==> inputs of run a <==
==> flow/design.v <==
module SatTruncFP
  #(
    parameter	NB_XI  	= 20,
    parameter	NBF_XI	= 12,
    parameter	NB_XO	= 8,
    parameter	NBF_XO	= 6
    )
   (
    input [(NB_XI)-1:0]  i_data,
    output [(NB_XO)-1:0] o_data
    );
   localparam	NBI_XI	=	NB_XI	-	NBF_XI;
   localparam	NBI_XO	=	NB_XO	-	NBF_XO;
   wire [NB_XO-1:0] 	 aux_Sat;
   wire [NBF_XO-1:0] 	 aux_trunc;
   wire 		 condicion;
   wire [NB_XO-1:0] 	 resultado1;
   wire [NB_XO-1:0] 	 resultado2;
	generate
	   if (NBF_XI >= NBF_XO)
	     begin
		assign	aux_trunc = i_data[(NBF_XI-1):(NBF_XI - NBF_XO)];
	     end
	   else
	     begin
		assign	aux_trunc = {i_data[NBF_XI-1:0],{(NBF_XO - NBF_XI){1'b0}}};
	     end
	   if (NBI_XI > NBI_XO)
	     begin
		assign	condicion		=	(i_data[(NB_XI-2)-:(NBI_XI-NBI_XO)] == {(NBI_XI-NBI_XO){i_data[NB_XI-1]}});
		assign	resultado1		=	{i_data[(NB_XI-1)],{(NB_XO-1){~i_data[(NB_XI-1)]}}};
		assign	resultado2		=	{i_data[(NB_XI-1)],i_data[NBF_XI +:NBI_XO-1],aux_trunc};
		assign	aux_Sat			=	condicion	?	resultado2	:	resultado1;
	     end
	   else
	     begin
		if (NBI_XO == NBI_XI)
                  assign  aux_Sat = {i_data[(NB_XI-1)-:NBI_XI],aux_trunc};
		else
		  assign  aux_Sat	= {{(NBI_XO - NBI_XI){i_data[NB_XI-1]}},i_data[(NB_XI-1)-:NBI_XI],aux_trunc};
	     end
	endgenerate
   assign	o_data=aux_Sat;
endmodule
module filtro_fir
  #(
    parameter WW_INPUT  = 8,
    parameter WW_OUTPUT = 8
    ) 
   (
    input 			  clk,
    input 			  i_en,
    input 			  i_srst,
    input signed [ WW_INPUT-1:0]  i_data,
    output signed [WW_OUTPUT-1:0] o_data
    );
  localparam WW_COEFF = 8;
   reg  signed [WW_INPUT           -1:0] register [14:1];
   wire signed [         WW_COEFF  -1:0] coeff    [14:0];
   wire signed [WW_INPUT+WW_COEFF  -1:0] prod     [14:0];
   wire signed [WW_INPUT+WW_COEFF+1-1:0] sum      [8:1]; 
   wire signed [WW_INPUT+WW_COEFF+2-1:0] sum1     [4:1]; 
   wire signed [WW_INPUT+WW_COEFF+3-1:0] sum2     [2:1]; 
   wire signed [WW_INPUT+WW_COEFF+4-1:0] sum3; 
   reg signed [WW_INPUT+WW_COEFF   -1:0] prod_d   [14:0];
   reg signed [WW_INPUT+WW_COEFF+4 -1:0] sum3_d;
   reg signed [WW_INPUT+WW_COEFF+1 -1:0] sum_d    [8:1];
    assign coeff[ 0] = 8'hFF;
    assign coeff[ 1] = 8'hFF;
    assign coeff[ 2] = 8'hFF;
    assign coeff[ 3] = 8'h00;
    assign coeff[ 4] = 8'h03;
    assign coeff[ 5] = 8'h08;
    assign coeff[ 6] = 8'h0D;
    assign coeff[ 7] = 8'h10;
    assign coeff[ 8] = 8'h0D;
    assign coeff[ 9] = 8'h08;
    assign coeff[10] = 8'h03;
    assign coeff[11] = 8'h00;
    assign coeff[12] = 8'hFF;
    assign coeff[13] = 8'hFF;
    assign coeff[14] = 8'hFF;
  always @(posedge clk) begin
    if (i_srst == 1'b1) begin
      register[ 1] <= {WW_INPUT{1'b0}};
      register[ 2] <= {WW_INPUT{1'b0}};
      register[ 3] <= {WW_INPUT{1'b0}};
      register[ 4] <= {WW_INPUT{1'b0}};
      register[ 5] <= {WW_INPUT{1'b0}};
      register[ 6] <= {WW_INPUT{1'b0}};
      register[ 7] <= {WW_INPUT{1'b0}};
      register[ 8] <= {WW_INPUT{1'b0}};
      register[ 9] <= {WW_INPUT{1'b0}};
      register[10] <= {WW_INPUT{1'b0}};
      register[11] <= {WW_INPUT{1'b0}};
      register[12] <= {WW_INPUT{1'b0}};
      register[13] <= {WW_INPUT{1'b0}};
      register[14] <= {WW_INPUT{1'b0}};
    end else begin
      if (i_en == 1'b1) begin
        register[ 1] <= i_data;
        register[ 2] <= register[ 1];
        register[ 3] <= register[ 2];
        register[ 4] <= register[ 3];
        register[ 5] <= register[ 4];
        register[ 6] <= register[ 5];
        register[ 7] <= register[ 6];
        register[ 8] <= register[ 7];
        register[ 9] <= register[ 8];
        register[10] <= register[ 9];
        register[11] <= register[10];
        register[12] <= register[11];
        register[13] <= register[12];
	    register[14] <= register[13];
      end
    end
  end
  assign prod[ 0] = coeff[ 0] * i_data;
  assign prod[ 1] = coeff[ 1] * register[ 1];
  assign prod[ 2] = coeff[ 2] * register[ 2];
  assign prod[ 3] = coeff[ 3] * register[ 3];
  assign prod[ 4] = coeff[ 4] * register[ 4];
  assign prod[ 5] = coeff[ 5] * register[ 5];
  assign prod[ 6] = coeff[ 6] * register[ 6];
  assign prod[ 7] = coeff[ 7] * register[ 7];
  assign prod[ 8] = coeff[ 8] * register[ 8];
  assign prod[ 9] = coeff[ 9] * register[ 9];
  assign prod[10] = coeff[10] * register[10];
  assign prod[11] = coeff[11] * register[11];
  assign prod[12] = coeff[12] * register[12];
  assign prod[13] = coeff[13] * register[13];
  assign prod[14] = coeff[14] * register[14];
  always@(posedge clk) begin
    prod_d[ 0] <= prod[ 0];
    prod_d[ 1] <= prod[ 1];
    prod_d[ 2] <= prod[ 2];
    prod_d[ 3] <= prod[ 3];
    prod_d[ 4] <= prod[ 4];
    prod_d[ 5] <= prod[ 5];
    prod_d[ 6] <= prod[ 6];
    prod_d[ 7] <= prod[ 7];
    prod_d[ 8] <= prod[ 8];
    prod_d[ 9] <= prod[ 9];
    prod_d[10] <= prod[10];
    prod_d[11] <= prod[11];
    prod_d[12] <= prod[12];
    prod_d[13] <= prod[13];
    prod_d[14] <= prod[14];
  end
  assign sum[ 1] = prod_d[ 0] + prod_d[ 1]; 
  assign sum[ 2] = prod_d[ 2] + prod_d[ 3];
  assign sum[ 3] = prod_d[ 4] + prod_d[ 5];
  assign sum[ 4] = prod_d[ 6] + prod_d[ 7];
  assign sum[ 5] = prod_d[08] + prod_d[ 9];
  assign sum[ 6] = prod_d[10] + prod_d[11];
  assign sum[ 7] = prod_d[12] + prod_d[13];
  assign sum[ 8] = {prod_d[14][WW_INPUT+WW_COEFF-1],prod_d[14]};
  always@(posedge clk) begin
    sum_d[1] <= sum[1];
    sum_d[2] <= sum[2];
    sum_d[3] <= sum[3];
    sum_d[4] <= sum[4];
    sum_d[5] <= sum[5];
    sum_d[6] <= sum[6];
    sum_d[7] <= sum[7];
    sum_d[8] <= sum[8];
  end
  assign sum1[ 1] = sum_d[ 1] + sum_d[ 2]; 
  assign sum1[ 2] = sum_d[ 3] + sum_d[ 4];
  assign sum1[ 3] = sum_d[ 5] + sum_d[ 6];
  assign sum1[ 4] = sum_d[ 7] + sum_d[ 8];
  assign sum2[ 1] = sum1[ 1] + sum1[ 2]; 
  assign sum2[ 2] = sum1[ 3] + sum1[ 4];
  assign sum3 = sum2[ 1] + sum2[ 2]; 
  always@(posedge clk)
    sum3_d <= sum3;
  SatTruncFP
	inst_SatTruncFP_dataB
	(
	  .i_data(	sum3_d	),
	  .o_data(	o_data	)
	);
endmodule
==> flow/run.sh <==
#!/bin/bash
# the make line also repeats each setting of config.mk as NAME=value (left out here)
make -C /OpenROAD-flow-scripts/flow DESIGN_CONFIG=/design/flow/config.mk WORK_HOME=/design/flow/orfs CLKGATE_MAP_FILE= finish
==> flow/config.mk <==
export PLATFORM = sky130hd
export DESIGN_NAME = filtro_fir
export DESIGN_NICKNAME = filtro_fir
export VERILOG_FILES = /design/flow/design.v
export SDC_FILE = /design/flow/constraint.sdc
export NUM_CORES = 4
export LEC_CHECK = 0
export ABC_AREA = 1
export CAP_MARGIN = 15
export CELL_PAD_IN_SITES_DETAIL_PLACEMENT = 0
export CELL_PAD_IN_SITES_GLOBAL_PLACEMENT = 1
export CORE_ASPECT_RATIO = 1.32
export CORE_MARGIN = 2
export CORE_UTILIZATION = 45
export CTS_CLUSTER_SIZE = 65
export MAX_ROUTING_LAYER = met5
export MIN_ROUTING_LAYER = met2
export PLACE_DENSITY_LB_ADDON = 0.14
export SETUP_SLACK_MARGIN = -0.51
export SLEW_MARGIN = 10
export TNS_END_PERCENT = 35
==> flow/constraint.sdc <==
create_clock -name core_clock -period 5.47 [get_ports {clk}]
set_input_delay 1.0940 -clock core_clock [delete_from_list [all_inputs] [get_ports {clk}]]
set_output_delay 1.0940 -clock core_clock [all_outputs]
set_load 0.01 [all_outputs]
==> run b (differences from run a) <==
CAP_MARGIN = 20   (was 15)
CELL_PAD_IN_SITES_DETAIL_PLACEMENT = not set   (was 0)
CELL_PAD_IN_SITES_GLOBAL_PLACEMENT = not set   (was 1)
CORE_ASPECT_RATIO = not set   (was 1.32)
CORE_UTILIZATION = 72   (was 45)
CTS_CLUSTER_DIAMETER = 199   (was not set)
CTS_CLUSTER_SIZE = 14   (was 65)
MAX_ROUTING_LAYER = not set   (was met5)
MIN_ROUTING_LAYER = not set   (was met2)
PLACE_DENSITY = 0.42   (was not set)
PLACE_DENSITY_LB_ADDON = not set   (was 0.14)
SETUP_SLACK_MARGIN = -0.09   (was -0.51)
SLEW_MARGIN = 40   (was 10)
TNS_END_PERCENT = not set   (was 35)
==> flow/constraint.sdc (replaced) <==
create_clock -name core_clock -period 2.92 [get_ports {clk}]
set_input_delay 0.5840 -clock core_clock [delete_from_list [all_inputs] [get_ports {clk}]]
set_output_delay 0.5840 -clock core_clock [all_outputs]
set_load 0.01 [all_outputs]
==> run c (differences from run a) <==
CELL_PAD_IN_SITES_DETAIL_PLACEMENT = 1   (was 0)
CORE_MARGIN = 8   (was 2)
CTS_CLUSTER_SIZE = 63   (was 65)
GPL_TIMING_DRIVEN = 0   (was not set)
==> run d (differences from run a) <==
CAP_MARGIN = 20   (was 15)
CELL_PAD_IN_SITES_DETAIL_PLACEMENT = not set   (was 0)
CELL_PAD_IN_SITES_GLOBAL_PLACEMENT = not set   (was 1)
CORE_ASPECT_RATIO = not set   (was 1.32)
CORE_UTILIZATION = 57   (was 45)
CTS_CLUSTER_SIZE = 98   (was 65)
MAX_ROUTING_LAYER = not set   (was met5)
MIN_ROUTING_LAYER = not set   (was met2)
PLACE_DENSITY_LB_ADDON = not set   (was 0.14)
SETUP_SLACK_MARGIN = not set   (was -0.51)
SLEW_MARGIN = 20   (was 10)
TNS_END_PERCENT = not set   (was 35)
==> flow/constraint.sdc (replaced) <==
create_clock -name core_clock -period 2.28 [get_ports {clk}]
set_input_delay 0.4560 -clock core_clock [delete_from_list [all_inputs] [get_ports {clk}]]
set_output_delay 0.4560 -clock core_clock [all_outputs]
set_load 0.01 [all_outputs]
==> summary.txt <==
Entry: Yosys synthesis followed by OpenROAD place and route.

Floorplan:
- The floorplan step defined a core boundary enclosing 42800 sq um.

Clocking:
- The run gives the total CTS buffers as 41.
- The run gives the insertion delay to the later sink of the worst-skew pair as 550 ps.

Worst hold path:
- The run gives the sink of the worst hold path as sum_d[2][14].

STA:
- The clock period could shrink to 4130 ps.
- The run gives the post-route clock skew as 23.3 ps.

Critical path:
- The largest individual stage delay along the critical path comes from the cell fa_1.
- The cell that appears most often on the critical path is inv_1.
- In this run the worst path has a maximum fanout of 5.

Layout:
- The run gives the register share of the cell area as 38.0%.
- The run puts the layout buffer count excluding clock buffers at 21.

Global route:
- The run puts the wire length of the first global-routing pass at 69.3 mm.
- met3 is the most crowded layer.

Run status:
- The run finished with no timing, DRC or antenna violations.
# the run above: run a

==> summary.txt <==
Entry: Yosys synthesis followed by OpenROAD place and route.

Floorplan:
- The run gives the floorplan core area as 42800 sq um.

STA:
- Of the available clock period, the critical path in the final layout requires 79.1%.
- In the final run the clock tree shows a worst skew of 22.1 ps.
- Setup repair after global routing left no endpoint under its margin.
- The run gives the number of slew-limit violations in the final report as 0.
- The run puts the normalized max-slew margin at 21.9%.

Layout:
- In the final layout, flip-flops and latches take up 37.7% of the cell area.

Clocking:
- The CTS report gives the tree buffer count as 42.
- The run gives the insertion delay to the later sink of the worst-skew pair as 560 ps.

Critical path:
- On the critical path the largest part of the delay comes from adder cells.
- The run puts the maximum fanout along the worst path at 7.
- Looking at the critical path, the single cell with the biggest stage delay is fa_1.

Worst hold path:
- The worst hold path terminates at sum_d[4][2].

Yosys:
- The run puts the mux share of post-synthesis cell area at 0%.
- After synthesis, the largest family of logic cells by area is adder cells.

Global route:
- The run puts the met3 routing resource usage after global routing at 38.1%.
- The run gives the highest-utilization routing layer at the global route stage as met2.
- The run puts the wire length of the first global-routing pass at 81.3 mm.

Run status:
- The run finished with no timing, DRC or antenna violations.
# the run above: run c

==> summary.txt <==
Entry: Yosys synthesis followed by OpenROAD place and route.

Run status:
- The run finished, with violations left.
- The checks that failed were setup timing.

STA:
- The final timing report derives a shortest allowable period of 3680 ps.
- The run puts the final worst-path setup slack at -756 ps.
- The run puts the number of setup violations in the final report at 14.

Global route:
- The run puts the wire length of the first global-routing pass at 67.1 mm.
- The run gives the highest-utilization routing layer at the global route stage as met2.

Layout:
- The run puts the register share of the cell area at 37.9%.
- In the final layout, excluding clock buffers the buffer count is 63.

Clocking:
- The run puts the total CTS buffers at 35.

Critical path:
- The timing report shows that the slowest cell on the worst path is fa_1.
- The run puts the maximum fanout along the worst path at 3.

Floorplan:
- In this run the standard cell core region covers 26800 sq um.

Worst hold path:
- STA shows the worst min-delay path finishing at sum_d[5][1].
# the run above: run b

==> summary.txt <==
Entry: Yosys synthesis followed by OpenROAD place and route.

Worst hold path:
- The worst hold path terminates at register[4][2].

Clocking:
- The number of clock buffers added by TritonCTS is 42.
- At the later pin of the worst-skew pair, clock insertion delay measures 550 ps.

Run status:
- The report lists the violated layout checks as setup timing.
- The flow ran to the end, but the layout failed its checks.

STA:
- The run gives the final critical path time including I/O delays and setup as 3600 ps.
- The run gives the number of setup violations in the final report as 29.
- The run puts the post-route clock skew at 14.9 ps.
- The run puts the final worst-path setup slack at -1320 ps.

Layout:
- In the final layout, excluding clock buffers the buffer count is 116.

Critical path:
- The run puts the maximum fanout along the worst path at 5.
- The timing report shows that the slowest cell on the worst path is fa_2.

Global route:
- The run gives the highest-utilization routing layer at the global route stage as met2.
- The run gives the wire length of the first global-routing pass as 70.0 mm.
# the run above: run d

